===== config.mk =====
export PLATFORM = sky130hd
export DESIGN_NAME = drawing_line_top
export DESIGN_NICKNAME = drawing_line_top
export VERILOG_FILES = /design/flow/design.v
export SDC_FILE = /design/flow/constraint.sdc
export NUM_CORES = 4
export LEC_CHECK = 0
export ABC_AREA = 1
export CAP_MARGIN = 20
export CORE_MARGIN = 2
export CORE_UTILIZATION = 72
export CTS_CLUSTER_DIAMETER = 399
export CTS_CLUSTER_SIZE = 96
export PLACE_DENSITY = 0.39
export SLEW_MARGIN = 20
export TNS_END_PERCENT = 5

===== constraint.sdc =====
create_clock -name core_clock -period 3.49 [get_ports {clk}]
set_input_delay 0.6980 -clock core_clock [delete_from_list [all_inputs] [get_ports {clk}]]
set_output_delay 0.6980 -clock core_clock [all_outputs]
set_load 0.01 [all_outputs]

===== design.v =====
`timescale 1ns / 1ps
module clock_div  #(
	parameter int COUNT_VAL = 1)(
    input logic clock,
    input logic reset,
    output logic div_clock,
    output logic tick
    );
logic [$clog2(COUNT_VAL):0] count;
localparam COUNT_VAL_n = COUNT_VAL / 2;
assign tick = (count == COUNT_VAL_n - 1) && (div_clock == 1'b0);
always_ff @(posedge clock or posedge reset)
    begin
        if(reset) begin
           count <= 'b0;
           div_clock <= 'b0;
         end
         else if (count == COUNT_VAL_n -1) begin
           count <= 'b0;
           div_clock <= ~div_clock;
         end
         else begin
           count <= count +1;
           div_clock <= div_clock; 
         end
    end
endmodule
`timescale 1ns / 1ps
module vga_controller #( 
    parameter h_actv_pixel = 640,
    parameter h_sync_pulse = 96,
    parameter h_back_porch = 48,
    parameter h_front_porch = 16,
    parameter h_sync_pol = 0,
    parameter v_actv_pixel = 480,
    parameter v_sync_pulse = 2,
    parameter v_back_porch = 33,
    parameter v_front_porch = 10,
    parameter v_sync_pol = 0    
)(
    input logic clk,    
    input logic ce,     
    input logic reset,  
    output logic h_sync,  
    output logic v_sync,  
    output logic [11:0] h_counter_out,  
    output logic [11:0] v_counter_out,  
    output logic disp_enable   
    );
    localparam v_tot_pixel = v_sync_pulse + v_back_porch + v_actv_pixel + v_front_porch;
    localparam h_tot_pixel = h_sync_pulse + h_back_porch + h_actv_pixel + h_front_porch;
    localparam beg_of_v_sync = v_actv_pixel + v_front_porch ;
    localparam end_of_v_sync = v_sync_pulse + v_actv_pixel + v_front_porch -1 ;
    localparam beg_of_h_sync = h_actv_pixel + h_front_porch ;
    localparam end_of_h_sync = h_sync_pulse + h_actv_pixel + h_front_porch -1 ;
    logic [11:0]  v_counter;
    logic [11:0]  h_counter;
    always_ff @(posedge clk or  posedge reset )begin
        if (reset)begin     
            v_counter <= 0;  
            h_counter <= 0;
            h_sync <= ~h_sync_pol;
            v_sync <= ~v_sync_pol;
            h_counter_out <= 0;
            v_counter_out <= 0;
        end
        else if (ce) begin
            h_counter_out <= h_counter;
            v_counter_out <= v_counter;
            if (h_counter < (h_tot_pixel-1))begin
                h_counter <= h_counter + 1 ;
            end
            else begin
                h_counter <= 0;
                if (v_counter < (v_tot_pixel -1))
                    v_counter <= v_counter + 1 ;
                else 
                    v_counter <= 0;
            end
            if(h_counter >= beg_of_h_sync && h_counter <= end_of_h_sync)begin
                h_sync <= h_sync_pol; 
            end           
            else begin
                h_sync <= ~h_sync_pol;
            end
            if (v_counter >= beg_of_v_sync && v_counter <= end_of_v_sync)
                v_sync <= v_sync_pol;
            else
                v_sync <= ~v_sync_pol;
        end
    end 
    always_ff @(posedge clk or  posedge reset)begin
        if(reset)begin
            disp_enable <= 0;
        end
        else if (ce) begin
            if ((v_counter <= v_actv_pixel-1) & (h_counter <= h_actv_pixel-1) )
                disp_enable <= 1;
            else 
                disp_enable <= 0; 
            end
    end
endmodule
`timescale 1ns / 1ps
module line_drawer(
    input logic [11:0] nx0,ny0,nx1,ny1,
    input logic  disp_en,
    input logic [11:0] v_cntr,
    input logic [11:0] h_cntr,
    input logic clk,
    input logic ce,
    input logic rst, 
    input logic Vsync,
    output logic [11:0] y, x
    );
    logic [11:0] x0;
    logic [11:0] y0;
    logic [11:0] x1;
    logic [11:0] y1;
    logic [11:0] n,w;
    logic [11:0] w0,n0,w1,n1;
    localparam logic [1:0] set_drawer = 2'd0;
    localparam logic [1:0] loop_drawer = 2'd1;
    localparam logic [1:0] low_high = 2'd2;
    localparam logic [1:0] reset_state = 2'd3;
    logic [1:0] drw_s;  
    logic [11:0] dw,dn;
    int  D;
    localparam int offset_D = 32'hffff;
    logic [11:0] w_cntr;
    logic low_or_high;   
    logic n_dir ; 
    always_ff @(posedge clk or posedge rst)begin
            if(rst)begin
                x0 <= 12'd2;
                y0 <= 12'd7;
                x1 <= 12'd9;
                y1 <= 12'd2;
                w0 <= 'd0;
                n0 <= 'd0;
                w1 <= 'd0;
                n1 <= 'd0;
                n <= 'd0;
                w <= 'd0;
                dw <= 'd0;
                dn <= 'd0;
                D <= 0;
                n_dir <= 1'b0;
                low_or_high <= 1'b0;
                x <= 12'hfff;
                y <= 12'hfff;
                w_cntr <= 'd0;
                drw_s <= low_high;
            end 
            else if (ce) begin
                case(drw_s) 
                    low_high:begin
                                if(x0 >  x1 && y0 > y1 )begin
                                    if((x0 - x1) > (y0 - y1))begin
                                        low_or_high <= 1'b1 ;
                                    end
                                    else begin
                                        low_or_high <= 1'b0 ;
                                    end
                                end
                                else if(x0 >  x1 && y0 < y1 )begin
                                    if((x0 - x1) > (y1 - y0))begin
                                        low_or_high <= 1'b1 ;
                                    end
                                    else begin
                                        low_or_high <= 1'b0 ;
                                    end
                                end
                                else if(x0 <  x1 && y0 > y1 )begin
                                    if((x1 - x0) > (y0 - y1))begin
                                        low_or_high <= 1'b1 ;
                                    end
                                    else begin
                                        low_or_high <= 1'b0 ;
                                    end
                                end
                                else if(x0 <  x1 && y0 < y1 )begin
                                    if((x1 - x0) > (y1 - y0))begin
                                        low_or_high <= 1'b1 ;
                                    end
                                    else begin
                                        low_or_high <= 1'b0 ;
                                    end
                                end 
                                drw_s <= set_drawer;                                                                                            
                            end
                    set_drawer:begin
                                    if(low_or_high == 1'b1)begin  
                                        if(x0 > x1)begin 
                                            {w0, n0, w1, n1} <= {x1,y1,x0,y0}; 
                                            dw <= x0 - x1;
                                            if(y0 > y1) begin
                                                dn <= y0 - y1;
                                                D <= 2*(y0 - y1) - (x0 - x1) + offset_D; 
                                                n_dir <= 1'b0;  
                                            end
                                            else begin
                                                dn <= y1 - y0;
                                                D <= 2*(y1 - y0) - (x0 - x1) + offset_D; 
                                                n_dir <= 1'b0;  
                                            end
                                            n <= y1;
                                            w <= x1; 
                                            w_cntr <= 'd0;
                                            drw_s <= loop_drawer;
                                        end
                                        else begin
                                            {w0, n0, w1, n1} <= {x0,y0,x1,y1}; 
                                            dw <= x1 - x0;
                                            if(y1 > y0) begin
                                                dn <= y1 - y0;
                                                D <= 2*(y1 - y0) - (x1 - x0) + offset_D;
                                                n_dir <= 1'b1;  
                                            end
                                            else begin
                                                dn <= y0 - y1;
                                                D <= 2*(y0 - y1) - (x1 - x0) + offset_D;
                                                n_dir <= 1'b0;  
                                            end
                                            n <= y0;
                                            w <= x0; 
                                            w_cntr <= 'd0;
                                            drw_s <= loop_drawer;
                                        end
                                    end
                                    else begin     
                                        if(y0 > y1)begin 
                                           {w0, n0, w1, n1} <= {y1,x1,y0,x0}; 
                                           dw <= y0 - y1; 
                                           if(x0 > x1) begin
                                               dn <= x0 - x1;
                                               n_dir <= 1'b0;  
                                               D <= 2*(x0 - x1) - (y0 - y1) + offset_D;
                                           end
                                           else begin
                                               dn <= x1 - x0;
                                               n_dir <= 1'b1;  
                                               D <= 2*(x1 - x0) - (y0 - y1) + offset_D;
                                           end
                                           n <= x0;
                                           w <= y1; 
                                           w_cntr <= 'd0;
                                           drw_s <= loop_drawer;
                                        end
                                        else begin  
                                            {w0, n0, w1, n1} <= {y0,x0,y1,x1}; 
                                            dw <= y1 - y0;
                                            if(x0 > x1) begin
                                              dn <= x0 - x1;
                                              n_dir <= 1'b0;  
                                              D <= 2*(x0 - x1) - (y1 - y0) + offset_D;
                                            end
                                            else begin
                                              dn <= x1 - x0;
                                              n_dir <= 1'b1;  
                                              D <= 2*(x1 - x0) - (y1 - y0) + offset_D;
                                            end
                                            n <= x0;
                                            w <= y0; 
                                            w_cntr <= 'd0;
                                            drw_s <= loop_drawer;
                                        end
                                    end
                                end
                    loop_drawer:begin
                                    if(low_or_high == 1'b1)
                                        {x,y} <= {w,n};
                                    else
                                        {x,y} <= {n,w};
                                    if(  (low_or_high == 1'b1) && (h_cntr +1 == w0 + w_cntr) ||    ((low_or_high == 1'b0) && (v_cntr == w0 + w_cntr && h_cntr > n ) ))begin  
                                        w_cntr <= w_cntr + 1;  
                                        w <= w + 1;
                                        if( D > (12'd0 + offset_D) )begin   
                                            if(n_dir == 1'b0)begin 
                                                n <= n - 1;
                                            end
                                            if(n_dir == 1'b1)begin 
                                                n <= n + 1; 
                                            end
                                            D <= D - 2*dw  + 2*dn;
                                        end
                                        else begin
                                        D <= D + 2*dn;
                                        end
                                    end 
                                    if(((low_or_high == 1'b1) && (w_cntr + w0 == w1)) ||    ((low_or_high == 1'b0) && (w_cntr + w0 == w1+1))) begin  
                                        w_cntr <= 'd0; 
                                        n <= n0;
                                        w <= w0;
                                        drw_s <= set_drawer;   
                                    end
                                end
                endcase        
                if(x0 != nx0 || y0 != ny0 || x1 != nx1 || y1 != ny1)begin
                    {x0, y0, x1, y1} <= {nx0, ny0, nx1, ny1};
                    drw_s <= low_high;
                end
            end
        end
endmodule
`timescale 1ns / 1ps
module drawing_line_top(
    input logic clk,
    input logic rst,
    output logic Hsync,
    output logic Vsync,
    output logic [3:0] vgaRed,
    output logic [3:0] vgaGreen,
    output logic [3:0] vgaBlue,
    input logic [11:0] x0,y0,x1,y1,
    output logic disp_en,
    output logic vga_clk,
    output logic [11:0] v_cntr, h_cntr
    );
    logic  vga_clk_buff;
    logic  vga_ce;
    clock_div#(4) vga_clk_mod(.clock(clk), .reset(rst), .div_clock(vga_clk_buff), .tick(vga_ce) ); 
    logic [11:0] v_cntr_buff, h_cntr_buff;
    logic Hsync_buff, Vsync_buff, disp_en_buff;   
    vga_controller#(
         .h_actv_pixel(50), 
         .h_sync_pulse(2),
         .h_back_porch(1),
         .h_front_porch(3),
         .h_sync_pol(0),
         .v_actv_pixel(60),
         .v_sync_pulse(1),
         .v_back_porch(1),
         .v_front_porch(1),
         .v_sync_pol(0)
    ) vgatxt(.clk(clk), .ce(vga_ce), .reset(rst), .h_sync(Hsync_buff), .v_sync(Vsync_buff), .h_counter_out(h_cntr_buff), .v_counter_out(v_cntr_buff), .disp_enable(disp_en_buff));
    logic [11:0] pix_y,pix_x;  
    line_drawer drw1(.nx0(x0), .nx1(x1),.disp_en(disp_en_buff), .rst(rst), .Vsync(Vsync_buff), .ny0(y0), .ny1(y1), .v_cntr(v_cntr_buff), .h_cntr(h_cntr_buff), .clk(clk), .ce(vga_ce), .y(pix_y), .x(pix_x)); 
    logic [3:0] red_r, green_r, blue_r;  
    assign {vgaRed, vgaGreen, vgaBlue} = {red_r, green_r, blue_r}; 
    always_ff @(posedge clk or posedge rst)begin
        if (rst) begin
            {red_r, green_r, blue_r} <= {4'b0 ,4'b0 , 4'b0};
        end
        else if (vga_ce) begin
            if (( (h_cntr_buff == pix_x && v_cntr_buff == pix_y ))&& disp_en_buff == 1'b1 )begin
                {red_r, green_r, blue_r} <= {4'hf,4'b0,4'b0};
            end  
            else if (disp_en_buff == 1'b1) begin
                {red_r, green_r, blue_r} <= {4'b1111,4'b1111,4'b1111};
            end
            else begin
                {red_r, green_r, blue_r} <= {4'b0 ,4'b0 , 4'b0}; 
            end
        end
    end
    assign vga_clk = vga_clk_buff;
    always_ff @(posedge clk or posedge rst)begin
        if (rst) begin
            v_cntr <= 12'd0;
            h_cntr <= 12'd0;
            Vsync <= 1'b1;
            Hsync <= 1'b1;
            disp_en <= 1'b0;
        end
        else if (vga_ce) begin
            v_cntr <= v_cntr_buff;
            h_cntr <= h_cntr_buff;
            Vsync <= Vsync_buff;
            Hsync <= Hsync_buff;
            disp_en <= disp_en_buff;
        end
    end
endmodule

===== run.sh =====
#!/bin/bash
# the make line also repeats each setting of config.mk as NAME=value (left out here)
make -C /OpenROAD-flow-scripts/flow DESIGN_CONFIG=/design/flow/config.mk WORK_HOME=/design/flow/orfs CLKGATE_MAP_FILE= finish

==> flow_metrics.env, run 1 <==
# yosys + openroad results
export IMPL_grt_overflow_total=967
export IMPL_ioPinCount=90
export IMPL_netlist_cell_type_count=61
export IMPL_buffer_ports_inserted=89
export IMPL_chip_area_sq_um=46700
export IMPL_most_common_library_cells_after_synthesis="sky130_fd_sc_hd__nand2_1 (1,195), sky130_fd_sc_hd__inv_1 (556), sky130_fd_sc_hd__nor2_1 (477), sky130_fd_sc_hd__o21ai_0 (466), sky130_fd_sc_hd__nand3_1 (389)"
export IMPL_number_of_nets_produced_by_synthesis=5379
export IMPL_grt_util_all_layers_pct=89.7
export IMPL_yosys_cell_count_top_type="sky130_fd_sc_hd__nand2_1"
export IMPL_cts_htree_levels=1
export IMPL_yosys_area_top_type_share_pct=19.5
export IMPL_postSynth_topFlopCell="sky130_fd_sc_hd__dfrtp_1"
export IMPL_cts_buffers=7
export IMPL_post_dp_hpwl_mm=95.9
export IMPL_dpl_cell_count=6072
export IMPL_gp_congestion=1.14
export IMPL_synthTopCellsByArea="sky130_fd_sc_hd__dfrtp_1 (20%), sky130_fd_sc_hd__ha_1 (14%), sky130_fd_sc_hd__nand2_1 (14%)"
export IMPL_yosysTopAreaCell="sky130_fd_sc_hd__dfrtp_1"
export IMPL_synth_comb_largest_family="simple AND/OR/NAND/NOR gates"
export IMPL_clock_path_buffers=3
export IMPL_yosysWarnings=4
export IMPL_number_of_synthesized_flops_with_an_enable_pin=0
export IMPL_postSynth_asyncResetShare_pct=100
export IMPL_flow_stopped_at="global routing"
export IMPL_fa_ha_maj_cells_area_fraction_pct=15.8
export IMPL_ys_chip_area_sq_um=32400
export IMPL_clock_sinks=289
export IMPL_mux_area_share_pct=0.0309
export IMPL_synth_cellmix_xorXnorShare_pct=5.72
export IMPL_firstError="[ERROR GRT-0116] Global routing finished with congestion. Check the congestion regions in the DRC Viewer."
export IMPL_ctsRootBufferMaster="sky130_fd_sc_hd__clkbuf_16"
export IMPL_ys_ff=289
export IMPL_syn_instance_count=4938
export IMPL_fp_dieH_microns=216
export IMPL_aoi_share_pct=17.7
export IMPL_rows=77
export IMPL_postCtsHoldBufs=0
export IMPL_ys_cells=4938
export IMPL_simple_gate_share_pct=29.4
export IMPL_die_x_microns=216
export IMPL_core_area_sq_um=44300
export IMPL_synth_avg_cell_area_sq_um=6.56
export IMPL_run_status="did not finish"
export IMPL_initCoreUtil_pct=73.1
export IMPL_syn_area_sq_um=32400
export IMPL_synth_yosys_seq_area_share_pct=22.5
through the flow:
stage | TNS [ns] | instance area (sq um) | hold slack (ns) | worst slack (ns) | utilization (%)
CTS | -4.51 | 41800 | 0.493 | -0.324 | 94.3
detailed placement | -10.70 | 38200 | 0.464 | -0.917 | 86.1
global placement | -8.68 | 38200 | 0.453 | -0.738 | 86.1
floorplan | -260.31 | 32400 | 0.448 | -1.01 | -
timing repair:
| action | 4_1_cts |
|---|---|
| pin swaps | 182 |
| endpoints found under the setup margin | 22 |
| gates resized | 637 |
| setup buffers | 74 |
metal layers:
layer  overflow  global-route usage (%)
met5         31                    67.4
met4        231                    88.1
met3        143                    80.8
met2        382                     100
met1        180                    89.0
==> run 2, diff against run 1 <==
Settings changed: ABC_AREA 1 to not set, CORE_ASPECT_RATIO set to 0.65, CORE_UTILIZATION 72 to 38, CTS_CLUSTER_DIAMETER 399 to 33, CTS_CLUSTER_SIZE 96 to 47, MAX_ROUTING_LAYER set to met4, MIN_ROUTING_LAYER set to met1, PLACE_DENSITY 0.39 to not set, PLACE_DENSITY_LB_ADDON set to 0.1, SETUP_SLACK_MARGIN set to 0.65, TNS_END_PERCENT 5 to 20.
Clock period 3.49 ns to 3.39 ns, I/O delays scaled along.
==> run 2 against run 1 <==
The layout now fails its checks (setup timing). Die size is 79% higher. Area after synthesis down 4.7%. Synthesized cell count decreased by 21%.
==> flow_metrics.env, run 2 <==
# implementation run metrics
export IMPL_r2r_end="drw1.D[16]"
export IMPL_yosys_area_top_type_share_pct=20.5
export IMPL_drtPass1Iterations=6
export IMPL_chip_area_sq_um=83600
export IMPL_power_per_cell_area_nw_per_um2=693
export IMPL_maxCapViolCount=0
export IMPL_detail_route_drc_violations=0
export IMPL_core_area_sq_um=80600
export IMPL_clkSlewWorstSetupHoldPaths_ns=0.04
export IMPL_internal_power_mw=18.4
export IMPL_worstSetupStartpoint="drw1.y0[0]"
export IMPL_maxSlewViolCount=0
export IMPL_synth_cellmix_xorXnorShare_pct=10.0
export IMPL_grt_overflow_total=0
export IMPL_place_area_sq_um=40200
export IMPL_critical_path_depth=22
export IMPL_aoi_share_pct=22.5
export IMPL_worst_path_dominant_cell_family="AND-OR/OR-AND gates"
export IMPL_crit_top_cell="sky130_fd_sc_hd__ha_4"
export IMPL_openroad_warnings=99
export IMPL_number_of_nets_produced_by_synthesis=4356
export IMPL_number_of_synthesized_flops_with_an_enable_pin=0
export IMPL_worstHoldEndpoint="Vsync"
export IMPL_cp_data_arrival_time_ns=5.25
export IMPL_path_buffers=5
export IMPL_layout_area_comb_sq_um=25000
export IMPL_cell_leakage_power_nw=22.1
export IMPL_post_drt_via_cell_ratio=5.50
export IMPL_nFillCells=7280
export IMPL_critical_path_peak_fanout=3
export IMPL_ys_chip_area_sq_um=30900
export IMPL_grt_util_all_layers_pct=32.9
export IMPL_cts_htree_levels=3
export IMPL_yosys_cell_count_top_type="sky130_fd_sc_hd__nand2_1"
export IMPL_clock_sinks=289
export IMPL_vias=33500
export IMPL_yosysWarnings=4
export IMPL_yosysTopAreaCell="sky130_fd_sc_hd__dfrtp_1"
export IMPL_total_switching_power_mw=14.0
export IMPL_endpoint="drw1.D[16]"
export IMPL_tightest_hold_check_type="register to register"
export IMPL_ys_cells=3915
export IMPL_maxSlewHeadroom_pct=32.2
export IMPL_synth_avg_cell_area_sq_um=7.88
export IMPL_wire_length_of_the_first_global_routing_pass_mm=199
export IMPL_buffer_ports_inserted=89
export IMPL_layout_core_utilization_pct=57.9
export IMPL_fp_dieH_microns=234
export IMPL_cp_cell_sequence="ha_4, inv_2, fa_2, buf_6, xor2_4, inv_2, ha_4, ha_4, fa_2, a21o_1, a21oi_4, buf_6, nand2b_4, a211oi_2, buf_4, or3_4, a221oi_2, xnor2_1, a21oi_1, o21ai_1, o211ai_1, a32oi_1"
export IMPL_postSynth_topFlopCell="sky130_fd_sc_hd__dfrtp_1"
export IMPL_tightestPinTransition_ns=1.02
export IMPL_critical_path_slowest_cell="sky130_fd_sc_hd__dfstp_2"
export IMPL_timing_setup_critical_path_class="register to register"
export IMPL_postSynth_asyncResetShare_pct=100
export IMPL_ioPinCount=90
export IMPL_die_x_microns=358
export IMPL_synth_yosys_seq_area_share_pct=23.6
export IMPL_sequentialPowerShare_pct=12.4
export IMPL_hold_path_cell_count=2
export IMPL_ctsRootBufferMaster="sky130_fd_sc_hd__clkbuf_16"
export IMPL_insertion_delay_late_pin_ns=0.66
export IMPL_drt_antenna_violating_nets=0
export IMPL_area_delta_synth_final_pct=51.3
export IMPL_grt_max_degree=114
export IMPL_synth_comb_largest_family="AND-OR/OR-AND gates"
export IMPL_worst_hold_startpoint="Vsync"
export IMPL_seq_pwr_mw=4.03
export IMPL_postLayoutSetupSlackWorst_ns=-1.29
export IMPL_power_top_consumer="combinational logic"
export IMPL_finish_instance_area_sq_um=46700
export IMPL_grt_antenna_before_repair=5
export IMPL_max_clock_freq_ghz=0.214
export IMPL_mux_area_share_pct=2.38
export IMPL_max_stage_delay_ns=0.56
export IMPL_pwr_share_comb_pct=66.6
export IMPL_netlist_cell_type_count=101
export IMPL_finalNetCount=5400
export IMPL_cp_start_kind="register"
export IMPL_switching_share_pct=43.2
export IMPL_fa_ha_maj_cells_area_fraction_pct=16.7
export IMPL_layout_failed_checks="setup timing"
export IMPL_number_of_setup_violations_in_the_final_report=116
export IMPL_timing_reg2reg_setup_slack_ns=-1.29
export IMPL_gp_congestion=0.977
export IMPL_timing_clock_skew_ns=0.0353
export IMPL_rows=84
export IMPL_pg_clk_mw=6.81
export IMPL_most_common_library_cells_after_synthesis="sky130_fd_sc_hd__nand2_1 (556), sky130_fd_sc_hd__ha_1 (363), sky130_fd_sc_hd__o21ai_0 (328), sky130_fd_sc_hd__nor2_1 (291), sky130_fd_sc_hd__a21oi_1 (264)"
export IMPL_timing_hold_violations_final=0
export IMPL_run_status="finished with violations"
export IMPL_post_route_min_period_ns=4.68
export IMPL_initCoreUtil_pct=38.3
export IMPL_grt_pass1_vias=30700
export IMPL_worstRegToRegCells=22
export IMPL_grt_setup_unrepaired="yes"
export IMPL_drt_iter0_markers=3391
export IMPL_seqCellArea_sq_um=7290
export IMPL_post_dp_hpwl_mm=108
export IMPL_syn_instance_count=3915
export IMPL_critical_path_reg2reg_startpoint="drw1.y0[0]"
export IMPL_syn_area_sq_um=30900
export IMPL_cts_buffers=66
export IMPL_clkPwrFrac_pct=21.0
export IMPL_comb_power_mw=21.6
export IMPL_synthTopCellsByArea="sky130_fd_sc_hd__dfrtp_1 (21%), sky130_fd_sc_hd__ha_1 (15%), sky130_fd_sc_hd__nand2_1 (6.8%)"
export IMPL_final_period_utilization_pct=138
export IMPL_cts_tree="built"
export IMPL_clock_path_buffers=3
export IMPL_post_route_wl_mm=137
export IMPL_crit_path_end_kind="register"
export IMPL_preCtsSetupSlack_ns=-2.15
export IMPL_wirelength_per_cell_microns=22.6
export IMPL_peakVddDrop_uv=457
export IMPL_cp_data_required_time_ns=3.95
export IMPL_simple_gate_share_pct=19.3
export IMPL_ys_ff=289
## run 2: layout make-up
type	count	share of cell area, %
multi-input cells	3190	53.5
repair buffers	1181	21.2
flip-flops and latches	289	15.6
clock buffers	85	3.92
well taps	1075	2.88
inverters	231	1.88
clock inverters	35	1.08
diodes	2	0.0107
## run 2: repair_timing
item	in CTS	in global routing
pin swaps	191	200
hold buffers	0	0
gates resized	397	384
buffers inserted	58	37
cloned	3	2
setup endpoints to repair	129	129
## run 2: metal layers
layer / vias up / GRT usage (%) / share of wire, %
li1: 16000 / - / -
met1: 16000 / 50.9 / 50
met2: 1398 / 37.7 / 35
met3: 142 / 13.8 / 13
met4: 0 / 5.97 / 1.8
met5: - / - / 0
## run 2: metrics by stage
step | total power, mW | TNS (ns) | hold slack, ns | cells
after floorplan | 14.1 | -322.88 | 0.431 | 3915
after global placement | 22.3 | -99.08 | 0.449 | 5866
after detailed placement | 22.4 | -98.55 | 0.456 | 5866
after CTS | 30.7 | -56.51 | 0.463 | 6047
after global routing | 34.2 | -73.66 | 0.479 | 6088
final | 32.4 | -59.87 | 0.462 | 6088
==> run 3, diff against run 2 <==
Settings changed: ABC_AREA set to 0, CAP_MARGIN 20 to 40, CELL_PAD_IN_SITES_GLOBAL_PLACEMENT set to 0, CORE_ASPECT_RATIO 0.65 to 0.55, CORE_UTILIZATION 38 to 66, CTS_CLUSTER_DIAMETER 33 to not set, CTS_CLUSTER_SIZE 47 to not set, MIN_ROUTING_LAYER met1 to not set, PLACE_DENSITY_LB_ADDON 0.1 to not set, SETUP_SLACK_MARGIN 0.65 to 0.73, SLEW_MARGIN 20 to 30, TNS_END_PERCENT 20 to not set.
Clock period 3.39 ns to 5.35 ns, I/O delays scaled along.
==> run 3 against run 2 <==
The run now finishes clean. Clock skew fell by 0.010 ns. Combinational power fell by about 50%. Global-route usage is 16 points higher. Fmax is 4.9% lower. Hold slack better by 0.0080 ns. Synthesized cell count did not move. Power shrank 52%. Flip-flop count unchanged. Worst setup slack gained 1.7 ns. Die size decreased by 42%. Cell count fell by 22%. Clock-buffer cell count fell by 44.
==> flow_metrics.env, run 3 <==
# implementation run metrics
export IMPL_synthTopCellsByArea="sky130_fd_sc_hd__dfrtp_1 (21%), sky130_fd_sc_hd__ha_1 (15%), sky130_fd_sc_hd__nand2_1 (6.8%)"
export IMPL_hold_path_cell_count=2
export IMPL_crit_path_end_kind="register"
export IMPL_post_route_min_period_ns=4.92
export IMPL_synth_yosys_seq_area_share_pct=23.6
export IMPL_yosysTopAreaCell="sky130_fd_sc_hd__dfrtp_1"
export IMPL_endpoint="drw1.w[2]"
export IMPL_finalNetCount=4537
export IMPL_finish_instance_area_sq_um=36600
export IMPL_sequentialPowerShare_pct=17.1
export IMPL_postSynth_topFlopCell="sky130_fd_sc_hd__dfrtp_1"
export IMPL_number_of_setup_violations_in_the_final_report=0
export IMPL_place_area_sq_um=33400
export IMPL_synth_cellmix_xorXnorShare_pct=10.0
export IMPL_peakVddDrop_uv=288
export IMPL_worst_path_dominant_cell_family="AND-OR/OR-AND gates"
export IMPL_wirelength_per_cell_microns=25.7
export IMPL_aoi_share_pct=22.5
export IMPL_detail_route_drc_violations=0
export IMPL_vias=33300
export IMPL_maxSlewHeadroom_pct=44.0
export IMPL_switching_share_pct=49.1
export IMPL_fa_ha_maj_cells_area_fraction_pct=16.7
export IMPL_number_of_nets_produced_by_synthesis=4356
export IMPL_clock_sinks=289
export IMPL_postSynth_asyncResetShare_pct=100
export IMPL_post_route_wl_mm=122
export IMPL_timing_clock_skew_ns=0.0249
export IMPL_pg_clk_mw=2.13
export IMPL_initCoreUtil_pct=67.2
export IMPL_cp_data_required_time_ns=5.80
export IMPL_yosys_cell_count_top_type="sky130_fd_sc_hd__nand2_1"
export IMPL_cts_buffers=28
export IMPL_timing_reg2reg_setup_slack_ns=0.43
export IMPL_cts_htree_levels=1
export IMPL_buffer_ports_inserted=89
export IMPL_grt_util_all_layers_pct=48.5
export IMPL_path_buffers=1
export IMPL_clkSlewWorstSetupHoldPaths_ns=0.07
export IMPL_total_switching_power_mw=7.65
export IMPL_pwr_share_comb_pct=69.2
export IMPL_ys_chip_area_sq_um=30900
export IMPL_ctsRootBufferMaster="sky130_fd_sc_hd__clkbuf_16"
export IMPL_ys_cells=3915
export IMPL_cts_tree="built"
export IMPL_number_of_synthesized_flops_with_an_enable_pin=0
export IMPL_tightest_hold_check_type="register to register"
export IMPL_worstHoldEndpoint="Vsync"
export IMPL_most_common_library_cells_after_synthesis="sky130_fd_sc_hd__nand2_1 (556), sky130_fd_sc_hd__ha_1 (363), sky130_fd_sc_hd__o21ai_0 (328), sky130_fd_sc_hd__nor2_1 (291), sky130_fd_sc_hd__a21oi_1 (264)"
export IMPL_timing_hold_violations_final=0
export IMPL_post_drt_via_cell_ratio=7.00
export IMPL_core_area_sq_um=45900
export IMPL_timing_setup_critical_path_class="register to register"
export IMPL_cell_leakage_power_nw=16.9
export IMPL_r2r_end="drw1.w[2]"
export IMPL_mux_area_share_pct=2.38
export IMPL_worstSetupStartpoint="drw1.w_cntr[5]"
export IMPL_seq_pwr_mw=2.67
export IMPL_synth_avg_cell_area_sq_um=7.88
export IMPL_critical_path_slowest_cell="sky130_fd_sc_hd__o21ai_1"
export IMPL_maxSlewViolCount=0
export IMPL_max_clock_freq_ghz=0.203
export IMPL_chip_area_sq_um=48600
export IMPL_wire_length_of_the_first_global_routing_pass_mm=176
export IMPL_internal_power_mw=7.94
export IMPL_syn_area_sq_um=30900
export IMPL_grt_max_degree=131
export IMPL_yosys_area_top_type_share_pct=20.5
export IMPL_maxCapViolCount=0
export IMPL_max_stage_delay_ns=0.60
export IMPL_yosysWarnings=4
export IMPL_grt_overflow_total=0
export IMPL_grt_pass1_vias=30500
export IMPL_simple_gate_share_pct=19.3
export IMPL_setup_total_negative_slack_ns=0
export IMPL_ys_ff=289
export IMPL_tightestPinTransition_ns=0.841
export IMPL_critical_path_peak_fanout=14
export IMPL_totalPowerFinal_mw=15.6
export IMPL_drt_antenna_violating_nets=0
export IMPL_drt_iter0_markers=6102
export IMPL_post_dp_hpwl_mm=88.7
export IMPL_cp_data_arrival_time_ns=5.37
export IMPL_postCtsHoldBufs=0
export IMPL_grt_antenna_before_repair=1
export IMPL_run_status="complete, no violations"
export IMPL_worstRegToRegCells=13
export IMPL_critical_path_reg2reg_startpoint="drw1.w_cntr[5]"
export IMPL_final_period_utilization_pct=92.0
export IMPL_worst_hold_startpoint="Vsync"
export IMPL_insertion_delay_late_pin_ns=0.60
export IMPL_comb_power_mw=10.8
export IMPL_power_top_consumer="combinational logic"
export IMPL_ioPinCount=90
export IMPL_gp_congestion=1.11
export IMPL_grt_setup_unrepaired="yes"
export IMPL_openroad_warnings=100
export IMPL_critical_path_depth=13
export IMPL_cp_cell_sequence="ha_1, and3_1, a221oi_4, o21ai_1, xor2_4, mux2_2, o31ai_2, nor4_4, buf_4, or2_4, a21oi_2, a21boi_0, o22ai_1"
export IMPL_area_delta_synth_final_pct=18.7
export IMPL_drtPass1Iterations=10
export IMPL_rows=58
export IMPL_clkPwrFrac_pct=13.6
export IMPL_netlist_cell_type_count=101
export IMPL_cp_start_kind="register"
export IMPL_syn_instance_count=3915
export IMPL_synth_comb_largest_family="AND-OR/OR-AND gates"
export IMPL_fp_dieH_microns=164
export IMPL_power_per_cell_area_nw_per_um2=426
export IMPL_clock_path_buffers=3
export IMPL_die_x_microns=296
-- run 3: metal layers --
layer	share of wire [%]	GRT usage [%]	wire length, microns	vias to the layer above
li1	-	-	-	14200
met5	0	-	0	-
met2	39	66.0	47900	2910
met4	5.0	15.9	6100	0
met3	17	17.4	21200	615
met1	39	66.4	47100	15500
-- run 3: final cells by class --
class	count	area, sq um
Tap cell	630	788
Sequential cell	289	7290
Clock buffer	41	812
Antenna cell	3	7.51
Timing Repair Buffer	356	3160
Fill cell	3010	9300
Clock inverter	11	111
Inverter	231	880
Multi-Input combinational cell	3190	23600
-- run 3: through the flow --
stage / util (%) / hold slack [ns] / std cells / setup slack [ns]
global route: 79.7 / 0.488 / 4749 / 0.254
finish: 79.8 / 0.470 / 4751 / 0.428
floorplan: - / 0.431 / 3915 / 0.476
global placement: 72.7 / 0.442 / 4621 / 0.219
CTS: 76.4 / 0.470 / 4694 / 0.659
detailed placement: 72.7 / 0.461 / 4621 / 0.117
-- run 3: timing repair --
| action | CTS | global route |
|---|---|---|
| buffers inserted | 21 | 48 |
| setup endpoints to repair | 35 | 63 |
| gates resized | 140 | 194 |
| pin swaps | 42 | 99 |
| cloned | 0 | 3 |
| endpoints found under the hold margin | 0 | 0 |
==> run 4, diff against run 3 <==
Settings changed: ABC_AREA 0 to 1, CAP_MARGIN 40 to 30, CELL_PAD_IN_SITES_GLOBAL_PLACEMENT 0 to 2, CORE_MARGIN 2 to 5, CORE_UTILIZATION 66 to 42, GPL_TIMING_DRIVEN set to 0, PLACE_DENSITY_LB_ADDON set to 0.17, SETUP_SLACK_MARGIN 0.73 to 1.17.
Clock period 5.35 ns to 8.64 ns, I/O delays scaled along.
==> run 4 against run 3 <==
Fmax fell by 32%. Cell count rose by 29%. Via count rose by 11%. Sequential power fell by 47%. Flip-flop count did not move. Sequential share of layout area rose by 0.25 points. Core utilization fell by 32 points. Critical path type unchanged. Largest cell class unchanged. Hold slack got worse by 0.0080 ns.
==> flow_metrics.env, run 4 <==
# implementation run metrics
export IMPL_cp_data_required_time_ns=9.16
export IMPL_layout_core_utilization_pct=47.3
export IMPL_synthTopCellsByArea="sky130_fd_sc_hd__dfrtp_1 (20%), sky130_fd_sc_hd__ha_1 (14%), sky130_fd_sc_hd__nand2_1 (14%)"
export IMPL_initCoreUtil_pct=42.4
export IMPL_path_buffers=3
export IMPL_wire_length_of_the_first_global_routing_pass_mm=232
export IMPL_switching_share_pct=54.5
export IMPL_ys_ff=289
export IMPL_crit_path_end_kind="register"
export IMPL_run_status="complete, no violations"
export IMPL_max_clock_freq_ghz=0.137
export IMPL_fp_dieH_microns=216
export IMPL_core_area_sq_um=76300
export IMPL_maxSlewViolCount=0
export IMPL_postSynth_topFlopCell="sky130_fd_sc_hd__dfrtp_1"
export IMPL_peakVddDrop_uv=150
export IMPL_timing_setup_critical_path_class="register to register"
export IMPL_sequentialPowerShare_pct=18.8
export IMPL_timing_clock_skew_ns=0.0309
export IMPL_ctsRootBufferMaster="sky130_fd_sc_hd__clkbuf_16"
export IMPL_drt_iter0_markers=5573
export IMPL_cts_htree_levels=1
export IMPL_number_of_synthesized_flops_with_an_enable_pin=0
export IMPL_mux_area_share_pct=0.0309
export IMPL_cp_cell_sequence="inv_1, ha_1, clkbuf_1, nand2_1, o21ai_0, a21o_1, xor2_1, inv_1, ha_1, ha_1, a21oi_1, nor2_1, a211o_1, xor2_1, nand2_1, nand3_1, nand3_1, a21oi_1, nor2_1, o21ai_1"
export IMPL_post_route_min_period_ns=7.27
export IMPL_syn_instance_count=4938
export IMPL_nFillCells=8094
export IMPL_cts_buffers=27
export IMPL_clkPwrFrac_pct=18.7
export IMPL_chip_area_sq_um=83000
export IMPL_simple_gate_share_pct=29.4
export IMPL_post_drt_via_cell_ratio=5.99
export IMPL_yosysTopAreaCell="sky130_fd_sc_hd__dfrtp_1"
export IMPL_yosys_cell_count_top_type="sky130_fd_sc_hd__nand2_1"
export IMPL_syn_area_sq_um=32400
export IMPL_dpl_cell_count=6083
export IMPL_post_route_wl_mm=164
export IMPL_worstRegToRegCells=20
export IMPL_area_delta_synth_final_pct=11.5
export IMPL_ioPinCount=90
export IMPL_setup_total_negative_slack_ns=0
export IMPL_die_x_microns=384
export IMPL_pwr_share_comb_pct=62.5
export IMPL_comb_power_mw=4.69
export IMPL_grt_overflow_total=0
export IMPL_r2r_end="drw1.D[10]"
export IMPL_tightest_hold_check_type="register to register"
export IMPL_power_per_cell_area_nw_per_um2=207
export IMPL_gp_congestion=1.14
export IMPL_post_dp_hpwl_mm=137
export IMPL_synth_comb_largest_family="simple AND/OR/NAND/NOR gates"
export IMPL_ys_cells=4938
export IMPL_drtPass1Iterations=18
export IMPL_timing_hold_violations_final=0
export IMPL_number_of_setup_violations_in_the_final_report=0
export IMPL_seq_pwr_mw=1.41
export IMPL_finish_cell_count_without_fillers=6140
export IMPL_postCtsHoldBufs=0
export IMPL_grt_util_all_layers_pct=39.4
export IMPL_clock_sinks=289
export IMPL_cts_tree="built"
export IMPL_cts_setup_buffers=0
export IMPL_insertion_delay_late_pin_ns=0.61
export IMPL_maxCapViolCount=0
export IMPL_most_common_library_cells_after_synthesis="sky130_fd_sc_hd__nand2_1 (1,195), sky130_fd_sc_hd__inv_1 (556), sky130_fd_sc_hd__nor2_1 (477), sky130_fd_sc_hd__o21ai_0 (466), sky130_fd_sc_hd__nand3_1 (389)"
export IMPL_worst_hold_startpoint="Vsync"
export IMPL_yosys_area_top_type_share_pct=19.5
export IMPL_clock_path_buffers=3
export IMPL_grt_max_degree=28
export IMPL_post_cts_resize_count=0
export IMPL_cp_data_arrival_time_ns=7.79
export IMPL_cell_leakage_power_nw=17.7
export IMPL_timing_reg2reg_setup_slack_ns=1.37
export IMPL_postSynth_asyncResetShare_pct=100
export IMPL_grt_antenna_before_repair=7
export IMPL_drt_antenna_violating_nets=0
export IMPL_tightestPinTransition_ns=1.18
export IMPL_critical_path_peak_fanout=6
export IMPL_worst_path_dominant_cell_family="AND-OR/OR-AND gates"
export IMPL_internal_power_mw=3.41
export IMPL_clkSlewWorstSetupHoldPaths_ns=0.07
export IMPL_worstSetupStartpoint="drw1.y1[2]"
export IMPL_rows=75
export IMPL_ys_chip_area_sq_um=32400
export IMPL_crit_top_cell="sky130_fd_sc_hd__ha_1"
export IMPL_buffer_ports_inserted=89
export IMPL_final_period_utilization_pct=84.2
export IMPL_critical_path_reg2reg_startpoint="drw1.y1[2]"
export IMPL_grt_setup_unrepaired="no"
export IMPL_hold_path_cell_count=2
export IMPL_total_switching_power_mw=4.08
export IMPL_number_of_nets_produced_by_synthesis=5379
export IMPL_fa_ha_maj_cells_area_fraction_pct=15.8
export IMPL_max_stage_delay_ns=0.91
export IMPL_power_top_consumer="combinational logic"
export IMPL_critical_path_slowest_cell="sky130_fd_sc_hd__xor2_1"
export IMPL_grt_pass1_vias=32400
export IMPL_cp_start_kind="register"
export IMPL_vias=36800
export IMPL_aoi_share_pct=17.7
export IMPL_detail_route_drc_violations=0
export IMPL_netlist_cell_type_count=61
export IMPL_yosysWarnings=4
export IMPL_worstHoldEndpoint="Vsync"
export IMPL_finalNetCount=5514
export IMPL_maxSlewHeadroom_pct=20.5
export IMPL_synth_cellmix_xorXnorShare_pct=5.72
export IMPL_synth_yosys_seq_area_share_pct=22.5
export IMPL_wirelength_per_cell_microns=26.7
export IMPL_synth_avg_cell_area_sq_um=6.56
export IMPL_critical_path_depth=20
export IMPL_endpoint="drw1.D[10]"
export IMPL_openroad_warnings=92
export IMPL_pg_clk_mw=1.40
## run 4: final cells by class
cell class	count	area (sq um)	area share (%)
multi-input combinational	3911	22400	62.0
sequential	289	7280	20.1
inverter	567	2130	5.90
clock inverter	17	245	0.679
buffer	171	766	2.12
timing repair buffer	106	1250	3.45
antenna	7	17.5	0.0485
tap	1039	1300	3.60
clock buffer	33	748	2.07
## run 4: metrics by stage
step,power (mW),setup slack [ns],hold slack [ns],area (sq um)
2_1_floorplan,3.99,3.11,0.448,32400
3_3_place_gp,5.72,0.643,0.452,34600
3_5_place_dp,5.72,2.12,0.453,35100
4_1_cts,7.13,2.05,0.464,36100
5_1_grt,7.76,1.38,0.497,36100
6_report,7.49,1.37,0.462,36100
## run 4: routing by layer
layer | up-vias | global-route usage [%] | routed length, microns
met2 | 2449 | 40.6 | 50300
met3 | 206 | 22.5 | 30100
li1 | 16600 | - | -
met5 | - | - | 0
met4 | 0 | 4.85 | 2570
met1 | 17500 | 62.4 | 80800
==> run 5, diff against run 4 <==
Settings changed: ABC_AREA 1 to 0, CAP_MARGIN 30 to 40, CELL_PAD_IN_SITES_GLOBAL_PLACEMENT 2 to 3, CORE_MARGIN 5 to 2, GPL_TIMING_DRIVEN 0 to not set.
==> run 5 against run 4 <==
Cell area is 5.4% lower. Combinational power increased by 22%. Worst setup slack gained 1.3 ns. Hold slack lost 0.00076 ns. Clock-buffer cell count grew 12. Critical path type unchanged. Register-to-register slack improved by 1.3 ns. Power up 20%. Critical path depth is 1 higher. Clock power increased by about 10%. First-iteration DRC count down 38%. Die size decreased by 8.7%. Sequential power grew 19%.
==> flow_metrics.env, run 5 <==
# implementation run metrics
export IMPL_clkPwrFrac_pct=17.5
export IMPL_timing_hold_violations_final=0
export IMPL_switching_share_pct=50.0
export IMPL_postLayoutSetupSlackWorst_ns=2.70
export IMPL_setup_total_negative_slack_ns=0
export IMPL_tightestPinTransition_ns=1.09
export IMPL_hold_path_cell_count=2
export IMPL_finalNetCount=4369
export IMPL_aoi_share_pct=22.5
export IMPL_critical_path_peak_fanout=8
export IMPL_critical_path_slowest_cell="sky130_fd_sc_hd__nor3_1"
export IMPL_wirelength_met1_mm=66.9
export IMPL_synthTopCellsByArea="sky130_fd_sc_hd__dfrtp_1 (21%), sky130_fd_sc_hd__ha_1 (15%), sky130_fd_sc_hd__nand2_1 (6.8%)"
export IMPL_path_buffers=4
export IMPL_netlist_cell_type_count=101
export IMPL_highest_layer="met4"
export IMPL_totalPowerFinal_mw=8.99
export IMPL_endpoint="drw1.D[12]"
export IMPL_holdWs_ns=0.461
export IMPL_route_met3_wl_mm=14.5
export IMPL_pg_clk_mw=1.57
export IMPL_openroad_warnings=92
export IMPL_syn_instance_count=3915
export IMPL_place_area_sq_um=32900
export IMPL_synth_cellmix_xorXnorShare_pct=10.0
export IMPL_post_drt_via_cell_ratio=6.12
export IMPL_ioPinCount=90
export IMPL_drt_iter0_markers=3444
export IMPL_grt_util_all_layers_pct=34.5
export IMPL_number_of_setup_violations_in_the_final_report=0
export IMPL_postSynth_topFlopCell="sky130_fd_sc_hd__dfrtp_1"
export IMPL_maxSlewHeadroom_pct=27.3
export IMPL_cp_start_kind="register"
export IMPL_synth_comb_largest_family="AND-OR/OR-AND gates"
export IMPL_ys_chip_area_sq_um=30900
export IMPL_drtPass1Iterations=5
export IMPL_yosysWarnings=4
export IMPL_crit_top_cell="sky130_fd_sc_hd__a31oi_1"
export IMPL_cp_data_arrival_time_ns=6.42
export IMPL_postSynth_asyncResetShare_pct=100
export IMPL_power_top_consumer="combinational logic"
export IMPL_tightest_hold_check_type="register to register"
export IMPL_post_route_min_period_ns=5.94
export IMPL_cts_tree="built"
export IMPL_final_period_utilization_pct=68.7
export IMPL_area_delta_synth_final_pct=10.7
export IMPL_yosys_area_top_type_share_pct=20.5
export IMPL_timing_reg2reg_setup_slack_ns=2.70
export IMPL_worst_path_dominant_cell_family="AND-OR/OR-AND gates"
export IMPL_synth_avg_cell_area_sq_um=7.88
export IMPL_max_clock_freq_ghz=0.168
export IMPL_maxCapViolCount=0
export IMPL_clkSlewWorstSetupHoldPaths_ns=0.07
export IMPL_pwr_share_comb_pct=63.8
export IMPL_number_of_nets_produced_by_synthesis=4356
export IMPL_initCoreUtil_pct=42.6
export IMPL_preCtsSetupSlack_ns=2.67
export IMPL_worstSetupStartpoint="drw1.x1[3]"
export IMPL_yosysTopAreaCell="sky130_fd_sc_hd__dfrtp_1"
export IMPL_run_status="complete, no violations"
export IMPL_ctsRootBufferMaster="sky130_fd_sc_hd__clkbuf_16"
export IMPL_maxSlewViolCount=0
export IMPL_fp_dieH_microns=205
export IMPL_post_dp_hpwl_mm=102
export IMPL_finish_instance_area_sq_um=34200
export IMPL_internal_power_mw=4.49
export IMPL_detail_route_drc_violations=0
export IMPL_grt_overflow_total=0
export IMPL_finish_cell_count_without_fillers=4930
export IMPL_nFillCells=7233
export IMPL_most_common_library_cells_after_synthesis="sky130_fd_sc_hd__nand2_1 (556), sky130_fd_sc_hd__ha_1 (363), sky130_fd_sc_hd__o21ai_0 (328), sky130_fd_sc_hd__nor2_1 (291), sky130_fd_sc_hd__a21oi_1 (264)"
export IMPL_buffer_ports_inserted=89
export IMPL_wirelength_per_cell_microns=26.1
export IMPL_fa_ha_maj_cells_area_fraction_pct=16.7
export IMPL_met2RoutedLength_mm=45.3
export IMPL_ys_cells=3915
export IMPL_core_area_sq_um=72500
export IMPL_cell_leakage_power_nw=15.9
export IMPL_insertion_delay_late_pin_ns=0.59
export IMPL_simple_gate_share_pct=19.3
export IMPL_grt_pass1_vias=27800
export IMPL_worstRegToRegCells=21
export IMPL_cp_cell_sequence="inv_1, ha_1, and3_1, o21ai_0, a31oi_1, xor2_1, buf_4, inv_1, ha_1, ha_1, nor3_1, nor2_1, a31oi_1, o21bai_1, a21oi_1, xnor2_1, nor2_1, a2111oi_0, buf_1, a31oi_1, a31oi_1"
export IMPL_max_stage_delay_ns=0.66
export IMPL_postCtsHoldBufs=0
export IMPL_power_per_cell_area_nw_per_um2=263
export IMPL_cp_data_required_time_ns=9.12
export IMPL_synth_yosys_seq_area_share_pct=23.6
export IMPL_chip_area_sq_um=75800
export IMPL_timing_setup_critical_path_class="register to register"
export IMPL_total_switching_power_mw=4.50
export IMPL_number_of_synthesized_flops_with_an_enable_pin=0
export IMPL_worst_hold_startpoint="Vsync"
export IMPL_crit_path_end_kind="register"
export IMPL_wire_length_of_the_first_global_routing_pass_mm=189
export IMPL_clock_path_buffers=3
export IMPL_seq_pwr_mw=1.68
export IMPL_cts_buffers=35
export IMPL_sequentialPowerShare_pct=18.7
export IMPL_ys_ff=289
export IMPL_yosys_cell_count_top_type="sky130_fd_sc_hd__nand2_1"
export IMPL_grt_setup_unrepaired="no"
export IMPL_seqCellArea_sq_um=7280
export IMPL_dpl_cell_count=4857
export IMPL_grt_max_degree=69
export IMPL_critical_path_depth=21
export IMPL_critical_path_reg2reg_startpoint="drw1.x1[3]"
export IMPL_syn_area_sq_um=30900
export IMPL_grt_antenna_before_repair=2
export IMPL_layout_core_utilization_pct=47.1
export IMPL_clock_sinks=289
export IMPL_vias=30100
export IMPL_r2r_end="drw1.D[12]"
export IMPL_comb_power_mw=5.74
export IMPL_die_x_microns=370
export IMPL_post_route_wl_mm=128
export IMPL_drt_antenna_violating_nets=0
export IMPL_peakVddDrop_uv=134
export IMPL_gp_congestion=1.00
export IMPL_timing_clock_skew_ns=0.0407
export IMPL_cts_setup_buffers=0
export IMPL_layout_area_comb_sq_um=22000
export IMPL_cts_htree_levels=2
export IMPL_worstHoldEndpoint="Vsync"
export IMPL_post_cts_resize_count=0
export IMPL_rows=73
export IMPL_mux_area_share_pct=2.38
run 5: final cells by class:
class / instances / area share (%)
clock buffers: 45 / 2.79
inverters: 231 / 2.55
repair buffers: 181 / 4.77
multi-input cells: 3190 / 64.4
diodes: 1 / 0.00732
flip-flops and latches: 289 / 21.3
clock inverters: 18 / 0.564
well taps: 975 / 3.57
run 5: layer usage:
metal  up-vias  track usage (%)
met5         -                -
met4         0             5.43
met3       128             9.95
met2      1291             41.0
met1     14900             55.2
li1      13900                -
==> run 6, diff against run 5 <==
Settings changed: ABC_AREA 0 to 1, CAP_MARGIN 40 to 20, CELL_PAD_IN_SITES_GLOBAL_PLACEMENT 3 to not set, CORE_ASPECT_RATIO 0.55 to not set, CORE_UTILIZATION 42 to 72, CTS_CLUSTER_DIAMETER set to 64, CTS_CLUSTER_SIZE set to 95, MAX_ROUTING_LAYER met4 to not set, PLACE_DENSITY set to 0.41, PLACE_DENSITY_LB_ADDON 0.17 to not set, SETUP_SLACK_MARGIN 1.17 to not set, SLEW_MARGIN 30 to 20.
Clock period 8.64 ns to 6.32 ns, I/O delays scaled along.
==> run 6 against run 5 <==
Global-route usage up 15 points. First-iteration DRC count up 81%. Worst setup slack worse by 1.9 ns. Sequential power up 18%. Clock power up about 10%. Combinational power down 7.7%. Core utilization up 31 points. Critical path type unchanged. Largest power group unchanged. Highest routed layer is now met5.
==> flow_metrics.env, run 6 <==
# implementation run metrics
export IMPL_timing_reg2reg_setup_slack_ns=0.81
export IMPL_clkSlewWorstSetupHoldPaths_ns=0.10
export IMPL_tightestPinTransition_ns=1.25
export IMPL_die_x_microns=216
export IMPL_max_stage_delay_ns=0.69
export IMPL_maxSlewViolCount=0
export IMPL_synth_avg_cell_area_sq_um=6.56
export IMPL_syn_instance_count=4938
export IMPL_synth_cellmix_xorXnorShare_pct=5.72
export IMPL_peakVddDrop_uv=312
export IMPL_cts_tree="built"
export IMPL_wirelength_per_cell_microns=21.6
export IMPL_cell_leakage_power_nw=17.3
export IMPL_maxCapViolCount=0
export IMPL_critical_path_depth=19
export IMPL_sequentialPowerShare_pct=21.9
export IMPL_drt_antenna_violating_nets=0
export IMPL_chip_area_sq_um=46700
export IMPL_insertion_delay_late_pin_ns=0.60
export IMPL_grt_overflow_total=0
export IMPL_fa_ha_maj_cells_area_fraction_pct=15.8
export IMPL_number_of_setup_violations_in_the_final_report=0
export IMPL_clock_path_buffers=3
export IMPL_tightest_hold_check_type="register to register"
export IMPL_ys_chip_area_sq_um=32400
export IMPL_worstSetupStartpoint="drw1.y1[1]"
export IMPL_cts_buffers=24
export IMPL_postSynth_topFlopCell="sky130_fd_sc_hd__dfrtp_1"
export IMPL_critical_path_peak_fanout=8
export IMPL_cp_data_arrival_time_ns=6.02
export IMPL_seq_pwr_mw=1.98
export IMPL_critical_path_slowest_cell="sky130_fd_sc_hd__xor2_1"
export IMPL_power_top_consumer="combinational logic"
export IMPL_finalNetCount=5366
export IMPL_number_of_synthesized_flops_with_an_enable_pin=0
export IMPL_max_clock_freq_ghz=0.182
export IMPL_post_route_min_period_ns=5.51
export IMPL_most_common_library_cells_after_synthesis="sky130_fd_sc_hd__nand2_1 (1,195), sky130_fd_sc_hd__inv_1 (556), sky130_fd_sc_hd__nor2_1 (477), sky130_fd_sc_hd__o21ai_0 (466), sky130_fd_sc_hd__nand3_1 (389)"
export IMPL_post_cts_resize_count=0
export IMPL_comb_power_mw=5.30
export IMPL_grt_util_all_layers_pct=49.4
export IMPL_worstRegToRegCells=19
export IMPL_ys_cells=4938
export IMPL_fp_dieH_microns=216
export IMPL_post_drt_via_cell_ratio=6.61
export IMPL_yosysWarnings=4
export IMPL_post_dp_hpwl_mm=88.7
export IMPL_hold_path_cell_count=2
export IMPL_postSynth_asyncResetShare_pct=100
export IMPL_timing_clock_skew_ns=0.0363
export IMPL_initCoreUtil_pct=73.1
export IMPL_cp_start_kind="register"
export IMPL_cp_data_required_time_ns=6.83
export IMPL_switching_share_pct=51.7
export IMPL_postCtsHoldBufs=0
export IMPL_yosys_cell_count_top_type="sky130_fd_sc_hd__nand2_1"
export IMPL_core_area_sq_um=44300
export IMPL_pwr_share_comb_pct=58.7
export IMPL_maxSlewHeadroom_pct=16.6
export IMPL_rows=77
export IMPL_worst_hold_startpoint="Hsync"
export IMPL_ctsRootBufferMaster="sky130_fd_sc_hd__clkbuf_16"
export IMPL_r2r_end="drw1.D[8]"
export IMPL_synth_comb_largest_family="simple AND/OR/NAND/NOR gates"
export IMPL_yosysTopAreaCell="sky130_fd_sc_hd__dfrtp_1"
export IMPL_yosys_area_top_type_share_pct=19.5
export IMPL_place_area_sq_um=33600
export IMPL_crit_path_end_kind="register"
export IMPL_drtPass1Iterations=10
export IMPL_synth_yosys_seq_area_share_pct=22.5
export IMPL_openroad_warnings=100
export IMPL_timing_hold_violations_final=0
export IMPL_cp_cell_sequence="inv_1, ha_1, nand2_1, o21ai_0, a21o_1, xor2_1, inv_1, ha_1, ha_1, a21oi_1, o21ai_0, or2_2, a31oi_1, o21ai_0, nand3_1, nand3_1, nand2_1, nor2_1, a21oi_1"
export IMPL_wire_length_of_the_first_global_routing_pass_mm=183
export IMPL_grt_setup_unrepaired="no"
export IMPL_worst_path_dominant_cell_family="AND-OR/OR-AND gates"
export IMPL_setup_total_negative_slack_ns=0
export IMPL_clkPwrFrac_pct=19.4
export IMPL_ys_ff=289
export IMPL_synthTopCellsByArea="sky130_fd_sc_hd__dfrtp_1 (20%), sky130_fd_sc_hd__ha_1 (14%), sky130_fd_sc_hd__nand2_1 (14%)"
export IMPL_area_delta_synth_final_pct=6.78
export IMPL_path_buffers=2
export IMPL_worstHoldEndpoint="Hsync"
export IMPL_netlist_cell_type_count=61
export IMPL_run_status="complete, no violations"
export IMPL_pg_clk_mw=1.76
export IMPL_cts_htree_levels=1
export IMPL_cts_setup_buffers=0
export IMPL_clock_sinks=289
export IMPL_syn_area_sq_um=32400
export IMPL_aoi_share_pct=17.7
export IMPL_timing_setup_critical_path_class="register to register"
export IMPL_grt_max_degree=133
export IMPL_internal_power_mw=4.37
export IMPL_grt_antenna_before_repair=4
export IMPL_simple_gate_share_pct=29.4
export IMPL_mux_area_share_pct=0.0309
export IMPL_number_of_nets_produced_by_synthesis=5379
export IMPL_drt_iter0_markers=6217
export IMPL_ioPinCount=90
export IMPL_gp_congestion=1.12
export IMPL_finish_instance_area_sq_um=34600
export IMPL_vias=36600
export IMPL_critical_path_reg2reg_startpoint="drw1.y1[1]"
export IMPL_power_per_cell_area_nw_per_um2=261
export IMPL_total_switching_power_mw=4.67
export IMPL_buffer_ports_inserted=89
export IMPL_detail_route_drc_violations=0
export IMPL_grt_pass1_vias=33800
export IMPL_post_route_wl_mm=120
export IMPL_final_period_utilization_pct=87.1
export IMPL_endpoint="drw1.D[8]"
## run 6: stage by stage
stage	setup slack, ns	hold slack [ns]	power, mW	cells	util, %
2_1_floorplan	1.25	0.448	5.46	4938	-
3_3_place_gp	1.11	0.453	6.93	5490	75.9
3_5_place_dp	1.17	0.457	6.96	5490	75.9
4_1_cts	1.11	0.487	8.71	5534	78.0
5_1_grt	0.645	0.511	9.45	5535	78.0
6_report	0.813	0.484	9.03	5537	78.0
## run 6: layout make-up
class | count | area (sq um)
Multi-Input combinational cell | 3911 | 22200
Fill cell | 3259 | 9740
Sequential cell | 289 | 7280
Inverter | 567 | 2130
Timing Repair Buffer | 132 | 1250
Tap cell | 592 | 741
Clock buffer | 25 | 626
Clock inverter | 19 | 303
Antenna cell | 2 | 5.00
## run 6: metal layers
layer  track usage, %  up-vias  share of wire, %
li1                 -    16400                 -
met1             62.6    16500                36
met2             76.0     2982                42
met3             13.7      740                14
met4             28.5        8               7.5
met5                0        -             0.073
==> run 7, diff against run 6 <==
Settings changed: CAP_MARGIN 20 to 25, CELL_PAD_IN_SITES_GLOBAL_PLACEMENT set to 2, CORE_ASPECT_RATIO set to 0.55, CORE_MARGIN 2 to 5, CORE_UTILIZATION 72 to 42, CTS_CLUSTER_DIAMETER 64 to not set, CTS_CLUSTER_SIZE 95 to not set, GPL_TIMING_DRIVEN set to 1, MAX_ROUTING_LAYER set to met4, PLACE_DENSITY 0.41 to not set, PLACE_DENSITY_LB_ADDON set to 0.01, SLEW_MARGIN 20 to 30.
Clock period 6.32 ns to 4.59 ns, I/O delays scaled along.
==> run 7 against run 6 <==
Power increased by 71%. Clock power is 76% higher. First-iteration DRC count decreased by 28%. Die size increased by 78%. Non-clock buffer count is 362 higher. Combinational power grew 82%. Cell area up 13%. Register-to-register slack worse by 0.67 ns. Sequential share of layout area down 2.5 points. Core utilization down 27 points.
==> flow_metrics.env, run 7 <==
# implementation run metrics
export IMPL_run_status="complete, no violations"
export IMPL_grt_pass1_vias=31900
export IMPL_drt_iter0_markers=4483
export IMPL_cts_buffers=35
export IMPL_total_switching_power_mw=7.48
export IMPL_max_stage_delay_ns=0.42
export IMPL_crit_top_cell="sky130_fd_sc_hd__nand2_1"
export IMPL_fa_ha_maj_cells_area_fraction_pct=15.8
export IMPL_post_route_wl_mm=145
export IMPL_aoi_share_pct=17.7
export IMPL_clock_path_buffers=3
export IMPL_gp_congestion=1.05
export IMPL_drt_antenna_violating_nets=0
export IMPL_area_delta_synth_final_pct=21.0
export IMPL_number_of_nets_produced_by_synthesis=5379
export IMPL_sequentialPowerShare_pct=17.4
export IMPL_cts_htree_levels=2
export IMPL_maxSlewViolCount=0
export IMPL_mux_area_share_pct=0.0309
export IMPL_number_of_synthesized_flops_with_an_enable_pin=0
export IMPL_seq_pwr_mw=2.69
export IMPL_simple_gate_share_pct=29.4
export IMPL_yosysTopAreaCell="sky130_fd_sc_hd__dfrtp_1"
export IMPL_fp_dieH_microns=216
export IMPL_syn_area_sq_um=32400
export IMPL_core_area_sq_um=76300
export IMPL_number_of_setup_violations_in_the_final_report=0
export IMPL_cp_data_required_time_ns=5.08
export IMPL_syn_instance_count=4938
export IMPL_critical_path_slowest_cell="sky130_fd_sc_hd__dfrtp_1"
export IMPL_rows=75
export IMPL_final_period_utilization_pct=96.8
export IMPL_worstSetupStartpoint="drw1.y1[0]"
export IMPL_internal_power_mw=7.95
export IMPL_netlist_cell_type_count=61
export IMPL_initCoreUtil_pct=42.4
export IMPL_cell_leakage_power_nw=19.3
export IMPL_crit_path_end_kind="register"
export IMPL_yosys_cell_count_top_type="sky130_fd_sc_hd__nand2_1"
export IMPL_worst_hold_startpoint="vgatxt.v_counter[3]"
export IMPL_endpoint="drw1.D[9]"
export IMPL_power_top_consumer="combinational logic"
export IMPL_cp_cell_sequence="inv_1, ha_1, inv_1, fa_2, buf_4, a21oi_2, xor2_2, buf_4, buf_4, ha_1, ha_1, a21oi_1, a21boi_1, o21ai_0, xor2_1, nand2_1, nand3_1, nand3_1, nand2_1, nand2_1, nand2_1, nor2_1, nor2_1"
export IMPL_clock_sinks=289
export IMPL_switching_share_pct=48.5
export IMPL_cp_data_arrival_time_ns=4.94
export IMPL_place_area_sq_um=37000
export IMPL_comb_power_mw=9.65
export IMPL_timing_clock_skew_ns=0.0468
export IMPL_finalNetCount=5739
export IMPL_ctsRootBufferMaster="sky130_fd_sc_hd__clkbuf_16"
export IMPL_tightestPinTransition_ns=1.01
export IMPL_buffer_ports_inserted=89
export IMPL_chip_area_sq_um=83000
export IMPL_cp_start_kind="register"
export IMPL_grt_max_degree=96
export IMPL_synth_yosys_seq_area_share_pct=22.5
export IMPL_maxCapViolCount=0
export IMPL_worstRegToRegCells=23
export IMPL_openroad_warnings=93
export IMPL_path_buffers=5
export IMPL_postLayoutSetupSlackWorst_ns=0.147
export IMPL_ys_cells=4938
export IMPL_worst_path_dominant_cell_family="adder cells"
export IMPL_wirelength_per_cell_microns=22.8
export IMPL_pg_clk_mw=3.10
export IMPL_most_common_library_cells_after_synthesis="sky130_fd_sc_hd__nand2_1 (1,195), sky130_fd_sc_hd__inv_1 (556), sky130_fd_sc_hd__nor2_1 (477), sky130_fd_sc_hd__o21ai_0 (466), sky130_fd_sc_hd__nand3_1 (389)"
export IMPL_ys_chip_area_sq_um=32400
export IMPL_drtPass1Iterations=6
export IMPL_preCtsSetupSlack_ns=-0.142
export IMPL_synth_cellmix_xorXnorShare_pct=5.72
export IMPL_synthTopCellsByArea="sky130_fd_sc_hd__dfrtp_1 (20%), sky130_fd_sc_hd__ha_1 (14%), sky130_fd_sc_hd__nand2_1 (14%)"
export IMPL_post_drt_via_cell_ratio=5.60
export IMPL_tightest_hold_check_type="register to register"
export IMPL_hold_path_cell_count=1
export IMPL_pwr_share_comb_pct=62.5
export IMPL_critical_path_peak_fanout=5
export IMPL_wire_length_of_the_first_global_routing_pass_mm=213
export IMPL_peakVddDrop_uv=246
export IMPL_ioPinCount=90
export IMPL_clkPwrFrac_pct=20.1
export IMPL_grt_antenna_before_repair=1
export IMPL_r2r_end="drw1.D[9]"
export IMPL_nFillCells=7877
export IMPL_worstHoldEndpoint="vgatxt.v_counter[4]"
export IMPL_maxSlewHeadroom_pct=32.2
export IMPL_detail_route_drc_violations=0
export IMPL_max_clock_freq_ghz=0.225
export IMPL_totalPowerFinal_mw=15.4
export IMPL_grt_overflow_total=0
export IMPL_timing_reg2reg_setup_slack_ns=0.15
export IMPL_postSynth_asyncResetShare_pct=100
export IMPL_cts_tree="built"
export IMPL_clkSlewWorstSetupHoldPaths_ns=0.06
export IMPL_finish_instance_area_sq_um=39200
export IMPL_die_x_microns=384
export IMPL_postCtsHoldBufs=0
export IMPL_synth_avg_cell_area_sq_um=6.56
export IMPL_ys_ff=289
export IMPL_post_route_min_period_ns=4.44
export IMPL_yosysWarnings=4
export IMPL_vias=35700
export IMPL_critical_path_depth=23
export IMPL_power_per_cell_area_nw_per_um2=394
export IMPL_timing_setup_critical_path_class="register to register"
export IMPL_timing_hold_violations_final=0
export IMPL_postSynth_topFlopCell="sky130_fd_sc_hd__dfrtp_1"
export IMPL_insertion_delay_late_pin_ns=0.59
export IMPL_grt_util_all_layers_pct=35.0
export IMPL_critical_path_reg2reg_startpoint="drw1.y1[0]"
export IMPL_post_dp_hpwl_mm=118
export IMPL_synth_comb_largest_family="simple AND/OR/NAND/NOR gates"
export IMPL_yosys_area_top_type_share_pct=19.5
==> run 7: area by class of cell <==
cell class | instances | area (sq um) | share of cell area [%]
clock buffer | 43 | 946 | 2.41
inverter | 567 | 2150 | 5.49
multi-input combinational | 3911 | 23100 | 58.9
timing repair buffer | 494 | 4130 | 10.5
antenna | 2 | 5.00 | 0.0128
tap | 1039 | 1300 | 3.32
sequential | 289 | 7280 | 18.6
clock inverter | 21 | 299 | 0.763
==> run 7: metal layers <==
| layer | track usage, % | routed length [microns] | up-vias |
|---|---|---|---|
| li1 | - | - | 17100 |
| met1 | 55.7 | 74400 | 16700 |
| met2 | 39.8 | 49000 | 1683 |
| met3 | 14.5 | 19900 | 115 |
| met4 | 4.42 | 1770 | 0 |
| met5 | - | 0 | - |
==> run 7: repair_timing <==
action	CTS	global route
gates cloned	0	0
endpoints found under the setup margin	7	13
pin swaps	0	23
resized	7	217
setup buffers	0	13
==> run 7: per-stage QoR <==
stage          TNS, ns  utilization [%]  hold slack, ns  cells
3_5_place_dp    -0.625             48.5           0.461   6288
6_report             0             51.4           0.469   6366
4_1_cts              0             50.1           0.467   6352
3_3_place_gp     -1.19             48.5           0.452   6288
5_1_grt        -0.0681             51.4           0.491   6365
2_1_floorplan   -33.35                -           0.448   4938
No activity file was given, so power comes from the tool's default toggle rates.
